oak:
## alu_add
module alu_add (
    input   logic           clk_i,
    input   logic           rst_i,
    input   logic [36:0]    left_i,      
    input   logic [36:0]    right_i,     
    output  logic           in_ready_o,
    input   logic           in_valid_i,
    output  logic [36:0]    result_o,    
    input   logic           out_ready_i,
    output  logic           out_valid_o
);
For scale: ~1,400 cells after synthesis, about 120 flip-flops, ~120 I/O pins, ~8800 um^2 of cells after synthesis.
clock: 5.01 ns
lec_check: 0
abc_area: 1
cap_margin: 20
core_margin: 2
core_utilization: 72
cts_cluster_diameter: 400
cts_cluster_size: 100
place_density: 0.4
slew_margin: 20
run.sh (not shown) runs the stock make flow with config.mk's settings and CLKGATE_MAP_FILE=.
## Diff of input files: pine against oak
- ABC_AREA no longer set, was 1
- CTS_CLUSTER_SIZE now 80, was 100
- PLACE_DENSITY now 0.37, was 0.4
- CTS_CLUSTER_DIAMETER no longer set, was 400
- the clock period (ns, I/O delays scaled along) now 3.94, was 5.01
Of oak and pine, only oak finishes the flow clean. Status pine: flow complete, layout not clean - setup timing. pine ends up with a net count of the mapped netlist that is 340 lower than in oak. From oak to pine the numbers moved as follows: total power went up 1.9 mW; global-route usage went up 3.3 points.
### pine -> birch
- a deleted PLACE_DENSITY that had been 0.37
- a change of CORE_UTILIZATION from 72 to 68
- an added CTS_CLUSTER_DIAMETER of 350
- a deleted CTS_CLUSTER_SIZE that had been 80
- a change of the clock period (ns, I/O delays scaled along) from 3.94 to 4.3
birch: all stages complete, timing, DRC and antenna checks passed
birch vs. pine: global-route usage now sits lower; cell count up 0.31%; area of all placed cells without fillers fell 3.6%.
pine was routed with more vias than birch.
Top layer used by detailed routing = met4: birch; top layer used by detailed routing = met5: pine
Changes in maple relative to birch:
- setting CTS_CLUSTER_SIZE to 91 for the first time
- setting PLACE_DENSITY to 0.95 for the first time
- removing CTS_CLUSTER_DIAMETER (formerly 350)
- changing CORE_UTILIZATION from 68 to 72
- changing the clock period (ns, I/O delays scaled along) from 4.3 to 3.94
Notes after the runs:
- Re total power of the final layout: maple and birch aren't equal, and the higher value belongs to maple.
- birch has a higher setup slack at placement than maple.
- Measured against each other, maple and birch differ in slew at the pin with the worst max-slew slack, the lower figure coming from birch.
- Comparing maple and birch, the lower minimum period implied by the final worst setup slack was measured on birch.
- For the number of tap instances, maple came in about 15% lower than birch did.
- Maximum fanout count along the critical path in maple is 10 below birch.
- birch reports its uppermost layer routed as met4 while maple reports met5.
- Share of power burned in combinational logic: maple > birch
- maple finished all stages; however, its layout fails the closing checks, the failures being setup timing.
- There was hardly any difference in final cell count without fillers between birch and maple.
> inputs changed (maple -> cedar)
- CTS_CLUSTER_SIZE: 91 -> 22
- CORE_UTILIZATION: 72 -> 70
- SETUP_SLACK_MARGIN: unset -> 1.16
- PLACE_DENSITY: 0.95 -> unset
- HOLD_SLACK_MARGIN: unset -> -0.09
## What came out
- cedar terminated abnormally: 5_1_grt reported GRT-0232.
- Between cedar and maple, the overall die area is lower for maple.
- maple → cedar: number of I/O port buffers shows no meaningful change; number of cells after detailed placement picked up an extra 25.

* * *

Setup of JK:
The RTL this note starts from:
==> flow/design.v <==
package calc_pkg;
    typedef struct packed {
        logic on;
        logic off;
        logic mem_rc;
        logic mem_sub;
        logic mem_add;
        logic op_percent;
        logic op_sqrt;
        logic op_div;
        logic op_mul;
        logic op_sub;
        logic op_add;
        logic op_eq;
        logic dot;
        logic num_1;
        logic num_2;
        logic num_3;
        logic num_4;
        logic num_5;
        logic num_6;
        logic num_7;
        logic num_8;
        logic num_9;
        logic num_0;
    } buttons_t;
    typedef enum logic [4:0] {
        B_NONE,          
        B_ON,            
        B_OFF,           
        B_MEM_RC,        
        B_MEM_SUB,       
        B_MEM_ADD,       
        B_OP_PERCENT,    
        B_OP_SQRT,       
        B_OP_DIV,        
        B_OP_MUL,        
        B_OP_SUB,        
        B_OP_ADD,        
        B_OP_EQ,         
        B_DOT,           
        B_NUM_1,         
        B_NUM_2,         
        B_NUM_3,         
        B_NUM_4,         
        B_NUM_5,         
        B_NUM_6,         
        B_NUM_7,         
        B_NUM_8,         
        B_NUM_9,         
        B_NUM_0,         
        B_UNKNOWN        
    } active_button_t;
    function automatic logic isNumberButton(active_button_t active_button);
        isNumberButton = ((active_button >= calc_pkg::B_NUM_1) && (active_button <= calc_pkg::B_NUM_0));
    endfunction
    function automatic logic isOpButton(active_button_t active_button);
        isOpButton = ((active_button >= calc_pkg::B_OP_DIV) && (active_button <= calc_pkg::B_OP_ADD));
    endfunction
    function automatic logic isEqButton(active_button_t active_button);
        isEqButton = (active_button == calc_pkg::B_OP_EQ);
    endfunction
    function automatic logic isDotButton(active_button_t active_button);
        isDotButton = (active_button == calc_pkg::B_DOT);
    endfunction
    typedef logic [3:0] bcd_t;
    function automatic logic [6:0] bcd2segments(bcd_t bcd);
        unique case (bcd)
            4'd0: bcd2segments = 7'b1111110;
            4'd1: bcd2segments = 7'b0110000;
            4'd2: bcd2segments = 7'b1101101;
            4'd3: bcd2segments = 7'b1111001;
            4'd4: bcd2segments = 7'b0110011;
            4'd5: bcd2segments = 7'b1011011;
            4'd6: bcd2segments = 7'b1011111;
            4'd7: bcd2segments = 7'b1110000;
            4'd8: bcd2segments = 7'b1111111;
            4'd9: bcd2segments = 7'b1111011;
            default: bcd2segments = 7'bxxxxxxx;
        endcase
    endfunction
    typedef enum logic [1:0] {
        OP_NONE,
        OP_ADD,
        OP_MUL,
        OP_DIV
    } op_t;
    function automatic op_t button2op(active_button_t active_button);
        unique case (active_button)
            calc_pkg::B_OP_DIV: button2op = calc_pkg::OP_DIV;
            calc_pkg::B_OP_MUL: button2op = calc_pkg::OP_MUL;
            calc_pkg::B_OP_SUB: button2op = calc_pkg::OP_ADD;
            calc_pkg::B_OP_ADD: button2op = calc_pkg::OP_ADD;
            default: button2op = calc_pkg::OP_NONE;
        endcase
    endfunction
    function automatic bcd_t button2bcd(active_button_t active_button);
        unique case (active_button)
            calc_pkg::B_NUM_1: button2bcd = 1;
            calc_pkg::B_NUM_2: button2bcd = 2;
            calc_pkg::B_NUM_3: button2bcd = 3;
            calc_pkg::B_NUM_4: button2bcd = 4;
            calc_pkg::B_NUM_5: button2bcd = 5;
            calc_pkg::B_NUM_6: button2bcd = 6;
            calc_pkg::B_NUM_7: button2bcd = 7;
            calc_pkg::B_NUM_8: button2bcd = 8;
            calc_pkg::B_NUM_9: button2bcd = 9;
            calc_pkg::B_NUM_0: button2bcd = 0;
            default: button2bcd = 0;
        endcase
    endfunction
    parameter NumDigits = 8;
    typedef logic unsigned [$clog2(NumDigits)-1:0] exponent_t;
    typedef struct packed {
        logic error;
        logic sign;
        exponent_t exponent;
        bcd_t [NumDigits-1:0] significand;
    } num_t;
    function automatic num_t neg(num_t num);
        neg = num;
        neg.sign = !num.sign;
    endfunction
endpackage
module alu_add (
    input   logic           clk_i,
    input   logic           rst_i,
    input   logic [36:0]    left_i,      
    input   logic [36:0]    right_i,     
    output  logic           in_ready_o,
    input   logic           in_valid_i,
    output  logic [36:0]    result_o,    
    input   logic           out_ready_i,
    output  logic           out_valid_o
);
typedef enum logic [1:0] {
    S_IDLE,
    S_NORMALIZE,
    S_ADD,
    S_RENORMALIZE
} state_t;
state_t state_d, state_q;
logic [$clog2(calc_pkg::NumDigits):0] counter_d, counter_q;
logic in_ready_d, in_ready_q;
logic out_valid_d, out_valid_q;
assign out_valid_o = out_valid_q;
assign in_ready_o = in_ready_q;
calc_pkg::num_t left_d, left_q;
calc_pkg::num_t right_d, right_q;
calc_pkg::num_t result_d, result_q;
calc_pkg::bcd_t result_extra_d, result_extra_q;
logic carryborrow_d, carryborrow_q;
assign result_o = out_valid_q ? result_q : '0;
logic [4:0] nibble_sum;
always_comb begin
    nibble_sum = 'x;
    carryborrow_d = carryborrow_q;
    if (state_q != S_ADD) begin
        carryborrow_d = 0;
    end else if (left_q.sign == right_q.sign) begin
        nibble_sum =
            left_q.significand[counter_q]
            + right_q.significand[counter_q]
            + 4'(carryborrow_q);
        if (nibble_sum >= 10) begin
            nibble_sum += 6;
        end
        carryborrow_d = nibble_sum[4];
    end else begin
        if (left_q.significand > right_q.significand) begin
            nibble_sum =
                6'(left_q.significand[counter_q])
                - 6'(right_q.significand[counter_q])
                - 6'(carryborrow_q);
        end else begin
            nibble_sum =
                6'(right_q.significand[counter_q])
                - 6'(left_q.significand[counter_q])
                - 6'(carryborrow_q);
        end
        carryborrow_d = nibble_sum[4];
        if ($signed(nibble_sum) < 0) begin
            nibble_sum += 10;
        end
    end
end
always_comb begin
    state_d = state_q;
    out_valid_d = out_valid_q;
    in_ready_d = in_ready_q;
    counter_d = counter_q;
    left_d = left_q;
    right_d = right_q;
    result_d = result_q;
    result_extra_d = result_extra_q;
    unique case (state_q)
        S_IDLE: begin
            result_d = '0;
            if (in_valid_i) begin
                left_d = left_i;
                right_d = right_i;
                state_d = S_NORMALIZE;
                in_ready_d = 0;
            end
        end
        S_NORMALIZE: begin
            if (left_q.exponent < right_q.exponent) begin
                left_d.significand = (left_q.significand >> 4);
                left_d.exponent++;
            end else if (left_q.exponent > right_q.exponent) begin
                right_d.significand = (right_q.significand >> 4);
                right_d.exponent++;
            end else begin
                state_d = S_ADD;
                counter_d = 0;
            end
        end
        S_ADD: begin
            result_d.exponent = left_q.exponent;
            if (left_q.sign == right_q.sign) begin
                result_extra_d = carryborrow_d;
            end
            if (left_q.significand > right_q.significand) begin
                result_d.sign = left_q.sign;
            end else begin
                result_d.sign = right_q.sign;
            end
            result_d.significand[counter_q] = 4'(nibble_sum);
            counter_d++;
            if (counter_d == calc_pkg::NumDigits) begin
                state_d = S_RENORMALIZE;
            end
        end
        S_RENORMALIZE: begin
            if (result_extra_q != '0) begin  
                result_extra_d = '0;
                result_d.significand = ({result_extra_q, result_q.significand} >> 4);
                result_d.exponent++;
                if (result_d.exponent == 0)
                    result_d.error = 1;
            end else if ((result_q.exponent != 0) && (result_q.significand[calc_pkg::NumDigits-1] == 0)) begin  
                result_d.significand = (result_q.significand << 4);
                result_d.exponent--;
            end else begin  
                out_valid_d = 1;
                if (result_d.significand == 0)
                    result_d.sign = 0;
                if (out_valid_q && out_ready_i) begin
                    state_d = S_IDLE;
                    out_valid_d = 0;
                    in_ready_d = 1;
                    result_d = '0;
                end
            end
        end
    endcase
end
always_ff @(posedge clk_i) begin
    if (rst_i) begin
        state_q <= S_IDLE;
        out_valid_q <= 0;
        in_ready_q <= 1;
        counter_q <= '0;
        left_q <= '0;
        right_q <= '0;
        result_q <= '0;
        result_extra_q <= '0;
        carryborrow_q <= 0;
    end else begin
        state_q <= state_d;
        out_valid_q <= out_valid_d;
        in_ready_q <= in_ready_d;
        counter_q <= counter_d;
        left_q <= left_d;
        right_q <= right_d;
        result_q <= result_d;
        result_extra_q <= result_extra_d;
        carryborrow_q <= carryborrow_d;
    end
end
endmodule
==> flow/config.mk <==
export PLATFORM = sky130hd
export DESIGN_NAME = alu_add
export DESIGN_NICKNAME = alu_add
export VERILOG_FILES = /design/flow/design.v
export SDC_FILE = /design/flow/constraint.sdc
export NUM_CORES = 4
export LEC_CHECK = 0
export ABC_AREA = 1
export CAP_MARGIN = 20
export CELL_PAD_IN_SITES_DETAIL_PLACEMENT = 2
export CORE_ASPECT_RATIO = 0.62
export CORE_MARGIN = 6
export CORE_UTILIZATION = 40
export GPL_ROUTABILITY_DRIVEN = 1
export MIN_ROUTING_LAYER = met2
export PLACE_DENSITY = 0.87
export SETUP_SLACK_MARGIN = -0.57
export SLEW_MARGIN = 25
==> flow/constraint.sdc <==
create_clock -name core_clock -period 10.0 [get_ports {clk_i}]
set_input_delay 2.0000 -clock core_clock [delete_from_list [all_inputs] [get_ports {clk_i}]]
set_output_delay 2.0000 -clock core_clock [all_outputs]
set_load 0.01 [all_outputs]
4_1_cts: JK exited with error
What MS does differently from JK at the input level:
==> flow/config.mk <==
export PLATFORM = sky130hd
export DESIGN_NAME = alu_add
export DESIGN_NICKNAME = alu_add
export VERILOG_FILES = /design/flow/design.v
export SDC_FILE = /design/flow/constraint.sdc
export NUM_CORES = 4
export LEC_CHECK = 0
export CAP_MARGIN = 20
export CORE_MARGIN = 2
export CORE_UTILIZATION = 40
export CTS_CLUSTER_DIAMETER = 379
export CTS_CLUSTER_SIZE = 98
export PLACE_DENSITY = 0.38
export SLEW_MARGIN = 20
Notes after the runs:
- Of MS and JK, MS shows the lower post-placement cell count, with JK above it.
- MS ended with every stage complete and zero timing, DRC or antenna violations.
- Per the comparison of MS with JK, die area lower; yosys cell count lower; count of cell types in the netlist higher.
The following lists how AL was set up differently from MS:
diff --git a/flow/config.mk b/flow/config.mk
--- a/flow/config.mk
+++ b/flow/config.mk
@@ -11,4 +11,2 @@
-export CTS_CLUSTER_DIAMETER = 379
-export CTS_CLUSTER_SIZE = 98
-export PLACE_DENSITY = 0.38
-export SLEW_MARGIN = 20
+export SETUP_SLACK_MARGIN = 0.82
+export SLEW_MARGIN = 25
Notes after the runs:
The share of cell area taken by flip-flops and latches of AL and that of MS are within noise of each other.
In AL relative to MS, clock power had gone up by a few percent.
Going from MS to AL, the total half-perimeter wirelength after legalization and detailed placement was found to have gone down by 1100 microns.
Looking at fmax, AL sits above MS.
From MS to AL the numbers moved as follows: average wire per cell in the routed design decreased by about 4.3% relative to the old numbers; final worst setup slack increased by 0.018 ns relative to the old numbers; post-route core utilization closely matched the old numbers; met2 track demand over resource in global routing decreased by 5.7 points relative to the old numbers.
MS has a higher final cycle utilization of the critical path than AL.
Measured against each other, MS and AL differ in worst hold slack after final layout, the higher figure coming from MS.
Run comparison: MS destination of the critical timing path result_q[23]; AL destination of the critical timing path result_q[3]
Share of power burned in combinational logic, MS and AL, lower one = AL.
Inputs modified between AL and TR:
diff --git a/flow/config.mk b/flow/config.mk
--- a/flow/config.mk
+++ b/flow/config.mk
@@ -11,2 +11 @@
-export SETUP_SLACK_MARGIN = 0.82
-export SLEW_MARGIN = 25
+export SLEW_MARGIN = 20
==> flow/constraint.sdc <==
create_clock -name core_clock -period 4.76 [get_ports {clk_i}]
set_input_delay 0.9520 -clock core_clock [delete_from_list [all_inputs] [get_ports {clk_i}]]
set_output_delay 0.9520 -clock core_clock [all_outputs]
set_load 0.01 [all_outputs]
--- outcome ---
- Side by side, clock-buffer cell count turned out lower in TR than in AL.
- Diff AL -> TR | global-route wire length before repair | decrease of about 0.7%
- The run showing the smaller worst max-slew margin expressed relative to the limit is TR.
Power figures rest on the tool's default switching activity, not on a simulated workload.
